==> job 3421: inputs <==
==> flow/design.v <==
`timescale 1ns / 1ps
module CompareAndShift32Bit (
    input [7:0] exp_a,
    input [7:0] exp_b,
    input [23:0] man_a,
    input [23:0] man_b,
    output reg [23:0] al_man_a,
    output reg [23:0] al_man_b,
    output reg [7:0] shift
);
    always @(*) begin
        if (exp_a > exp_b) begin
            shift = exp_a - exp_b;
            al_man_a = man_a;
            al_man_b = man_b >> shift;
        end else begin
            shift = exp_b - exp_a;
            al_man_a = man_a >> shift;
            al_man_b = man_b;
        end
    end
endmodule
`timescale 1ns / 1ps
module Addition32Bit (
    input sign_a,
    input sign_b,
    input [23:0] a,b,
    output reg [24:0] res,
    output reg sign_res
    );
    always @(*) begin
        if (sign_a == sign_b) begin
            sign_res = sign_a;   
            res = a+b;
        end
        else if (a >= b) begin
            res = a - b;
            sign_res = sign_a;
        end
        else begin
            res = b - a;
            sign_res = sign_b;
        end
    end
endmodule	
`timescale 1ns / 1ps
module Normalization32Bit (
    input [24:0] res,
    input [7:0] exp_base,
    output reg [23:0] man_res,
    output reg [7:0] exp_res,
    output reg overflow
);
    reg [24:0] normalized_result;
    integer i;
    always @(*) begin
        normalized_result = res;
        exp_res = exp_base;
        if (normalized_result[24]) begin
            normalized_result = normalized_result >> 1;
            exp_res = exp_base + 1;
        end else begin
            for (i = 0; i < 24; i = i + 1) begin
                if (normalized_result[23] == 0 && exp_res > 0) begin
                    normalized_result = normalized_result << 1;
                    exp_res = exp_res - 1;
                end
            end
            if (normalized_result == 25'b0)
                exp_res = 8'b0;
        end
        man_res = normalized_result[23:0];
        overflow = (exp_res >= 8'b11111111);
    end
endmodule
`timescale 1ns / 1ps
module adder_32bit(
    input clk,
    input rst,
    input [31:0] i_a,
    input [31:0] i_b,
    input i_vld,
    output reg [31:0] o_res,
    output reg o_res_vld,
    output reg overflow
);
wire [7:0] shift;
wire [23:0] al_man_a, al_man_b;
wire sign_a, sign_b, sign_res;
wire [7:0] exp_a, exp_b, exp_res;
wire [23:0] man_a, man_b, man_res;
wire [24:0] res;
wire operation_overflow;
assign sign_a = i_a[31];
assign sign_b = i_b[31];
assign exp_a = i_a[30:23];
assign exp_b = i_b[30:23];
assign man_a = (exp_a == 8'b0) ? {1'b0, i_a[22:0]} : {1'b1, i_a[22:0]};  
assign man_b = (exp_b == 8'b0) ? {1'b0, i_b[22:0]} : {1'b1, i_b[22:0]};
wire is_nan_a = ((exp_a == 8'b11111111) && (man_a[22:0] != 0));  
wire is_nan_b = ((exp_b == 8'b11111111) && (man_b[22:0] != 0));
wire is_inf_a = ((exp_a == 8'b11111111) && (man_a[22:0] == 0));
wire is_inf_b = ((exp_b == 8'b11111111) && (man_b[22:0] == 0));
wire is_zero_a = ((i_a[30:0] == 0));  
wire is_zero_b = ((i_b[30:0] == 0));
CompareAndShift32Bit u_CompareAndShift32Bit (
    .exp_a(exp_a),           
    .exp_b(exp_b),           
    .man_a(man_a),           
    .man_b(man_b),           
    .al_man_a(al_man_a),     
    .al_man_b(al_man_b),     
    .shift(shift)            
);
Addition32Bit u_Addition32Bit (
    .sign_a(sign_a),         
    .sign_b(sign_b),         
    .a(al_man_a),            
    .b(al_man_b),            
    .res(res),               
    .sign_res(sign_res)      
);
Normalization32Bit u_Normalization32Bit (
    .res(res),                                   
    .exp_base((exp_a > exp_b) ? exp_a : exp_b),  
    .man_res(man_res),                           
    .exp_res(exp_res),                           
    .overflow(operation_overflow)                
);
always @(posedge clk or posedge rst) begin
    if (rst) begin
        o_res <= 32'b0;
        o_res_vld <= 1'b0;
        overflow <= 1'b0;
    end else if (i_vld) begin
        if (is_nan_a || is_nan_b || (is_inf_a && is_inf_b && (sign_a != sign_b))) begin
            o_res <= 32'h7FC00000;  
            overflow <= 1'b1;
        end 
        else if (is_inf_a || is_inf_b) begin
            o_res <= is_inf_a ? i_a : i_b;  
            overflow <= 1'b1;
        end 
        else if (is_zero_a && is_zero_b) begin
            o_res <= 32'b0;  
            overflow <= 1'b0;
        end 
        else begin
        o_res <= {sign_res, exp_res, man_res[22:0]};
        o_res_vld <= 1'b1;
        overflow <= operation_overflow;
        end
        o_res_vld <= 1'b1;
    end else begin
        o_res_vld <= 1'b0;
    end
end
endmodule
==> flow/run.sh <==
#!/bin/bash
# the make line also repeats each setting of config.mk as NAME=value (left out here)
make -C /OpenROAD-flow-scripts/flow DESIGN_CONFIG=/design/flow/config.mk WORK_HOME=/design/flow/orfs CLKGATE_MAP_FILE= finish
==> flow/config.mk <==
export PLATFORM = sky130hd
export DESIGN_NAME = adder_32bit
export DESIGN_NICKNAME = adder_32bit
export VERILOG_FILES = /design/flow/design.v
export SDC_FILE = /design/flow/constraint.sdc
export NUM_CORES = 4
export LEC_CHECK = 0
export CAP_MARGIN = 20
export CELL_PAD_IN_SITES_DETAIL_PLACEMENT = 2
export CELL_PAD_IN_SITES_GLOBAL_PLACEMENT = 2
export CORE_ASPECT_RATIO = 1.34
export CORE_MARGIN = 7
export CORE_UTILIZATION = 22
export CTS_CLUSTER_DIAMETER = 334
export CTS_CLUSTER_SIZE = 71
export GPL_ROUTABILITY_DRIVEN = 0
export HOLD_SLACK_MARGIN = -0.0
export MAX_ROUTING_LAYER = met4
export MIN_ROUTING_LAYER = met1
export PLACE_DENSITY_LB_ADDON = 0.23
export SLEW_MARGIN = 15
==> flow/constraint.sdc <==
create_clock -name core_clock -period 65.5 [get_ports {clk}]
set_input_delay 13.1000 -clock core_clock [delete_from_list [all_inputs] [get_ports {clk}]]
set_output_delay 13.1000 -clock core_clock [all_outputs]
set_load 0.01 [all_outputs]
==> inputs of job 5723, as changes to job 3421 <==
- CELL_PAD_IN_SITES_DETAIL_PLACEMENT: 2 -> not set
- CELL_PAD_IN_SITES_GLOBAL_PLACEMENT: 2 -> not set
- CORE_ASPECT_RATIO: 1.34 -> not set
- CORE_MARGIN: 7 -> 2
- CORE_UTILIZATION: 22 -> 40
- CTS_CLUSTER_DIAMETER: 334 -> not set
- CTS_CLUSTER_SIZE: 71 -> not set
- GPL_ROUTABILITY_DRIVEN: 0 -> not set
- HOLD_SLACK_MARGIN: -0.0 -> not set
- MAX_ROUTING_LAYER: met4 -> not set
- MIN_ROUTING_LAYER: met1 -> not set
- PLACE_DENSITY_LB_ADDON: 0.23 -> not set
- SLEW_MARGIN: 15 -> 20
==> flow/constraint.sdc (replaced) <==
create_clock -name core_clock -period 28.0 [get_ports {clk}]
set_input_delay 5.6000 -clock core_clock [delete_from_list [all_inputs] [get_ports {clk}]]
set_output_delay 5.6000 -clock core_clock [all_outputs]
set_load 0.01 [all_outputs]
==> inputs of job 5193, as changes to job 3421 <==
- CELL_PAD_IN_SITES_DETAIL_PLACEMENT: 2 -> not set
- CELL_PAD_IN_SITES_GLOBAL_PLACEMENT: 2 -> 0
- CORE_MARGIN: 7 -> 2
- CORE_UTILIZATION: 22 -> 56
- CTS_CLUSTER_DIAMETER: 334 -> not set
- CTS_CLUSTER_SIZE: 71 -> not set
- MAX_ROUTING_LAYER: met4 -> not set
- PLACE_DENSITY_LB_ADDON: 0.23 -> not set
==> flow/constraint.sdc (replaced) <==
create_clock -name core_clock -period 34.3 [get_ports {clk}]
set_input_delay 6.8600 -clock core_clock [delete_from_list [all_inputs] [get_ports {clk}]]
set_output_delay 6.8600 -clock core_clock [all_outputs]
set_load 0.01 [all_outputs]
==> inputs of job 605, as changes to job 3421 <==
- CELL_PAD_IN_SITES_DETAIL_PLACEMENT: 2 -> not set
- CELL_PAD_IN_SITES_GLOBAL_PLACEMENT: 2 -> not set
- CORE_ASPECT_RATIO: 1.34 -> not set
- CORE_MARGIN: 7 -> 2
- CORE_UTILIZATION: 22 -> 65
- CTS_CLUSTER_DIAMETER: 334 -> not set
- CTS_CLUSTER_SIZE: 71 -> not set
- GPL_ROUTABILITY_DRIVEN: 0 -> not set
- HOLD_SLACK_MARGIN: -0.0 -> not set
- MAX_ROUTING_LAYER: met4 -> not set
- MIN_ROUTING_LAYER: met1 -> not set
- PLACE_DENSITY_LB_ADDON: 0.23 -> not set
- SLEW_MARGIN: 15 -> 20
==> flow/constraint.sdc (replaced) <==
create_clock -name core_clock -period 27.0 [get_ports {clk}]
set_input_delay 5.4000 -clock core_clock [delete_from_list [all_inputs] [get_ports {clk}]]
set_output_delay 5.4000 -clock core_clock [all_outputs]
set_load 0.01 [all_outputs]
==> comparison <==
Sequential cell count is the same in job 5723 and job 3421. In synthesized cell count, job 5193 and job 605 do not differ. In clock skew, job 3421 and job 5723 do not differ. Against job 3421, the non-clock buffer count of job 5723 is higher by 1415. Job 605 never finished: it broke off in 4_1_cts. Job 5193 never finished: it broke off in 5_1_grt, error GRT-0232. Job 3421 finished clean. Job 5723 reached the layout checks and failed them: setup timing. The highest die size belongs to job 3421, the lowest to job 605. Against job 5723, the total power of job 3421 is smaller by 72%.
==> figures <==
quantity	job 3421	job 605	job 5723	job 5193
Result of the run	complete, no violations	did not finish	finished with violations	did not finish
Last stage reached	-	4_1_cts	-	5_1_grt
Violated checks	-	-	setup timing	-
Horiz. Die Dim	298 um	195 um	248 um	182 um
Tool warning count	84	-	87	-
Worst min-delay path category	flip-flop to flip-flop	-	flip-flop to flip-flop	-
Worst setup endpoint	overflow	-	overflow	-
Required arrival time at the worst endpoint	65.68 ns	-	28.18 ns	-
Clk_buf instances	6	-	6	-
Storage element area	851 um2	-	851 um2	-
Total length of routed met2 wires	60,100 um	-	45,400 um	-
Comb. pwr	1.44 mW	-	5.29 mW	-
Final-stage net count	3,881	-	5,296	-
CTS clk-pin slew, worst paths	0.06 ns	-	0.06 ns	-
Final Hold Fails	0	-	0	-
Capturing element type of the critical path	flip-flop	-	flip-flop	-
Power is estimated from default activity; no workload was simulated.
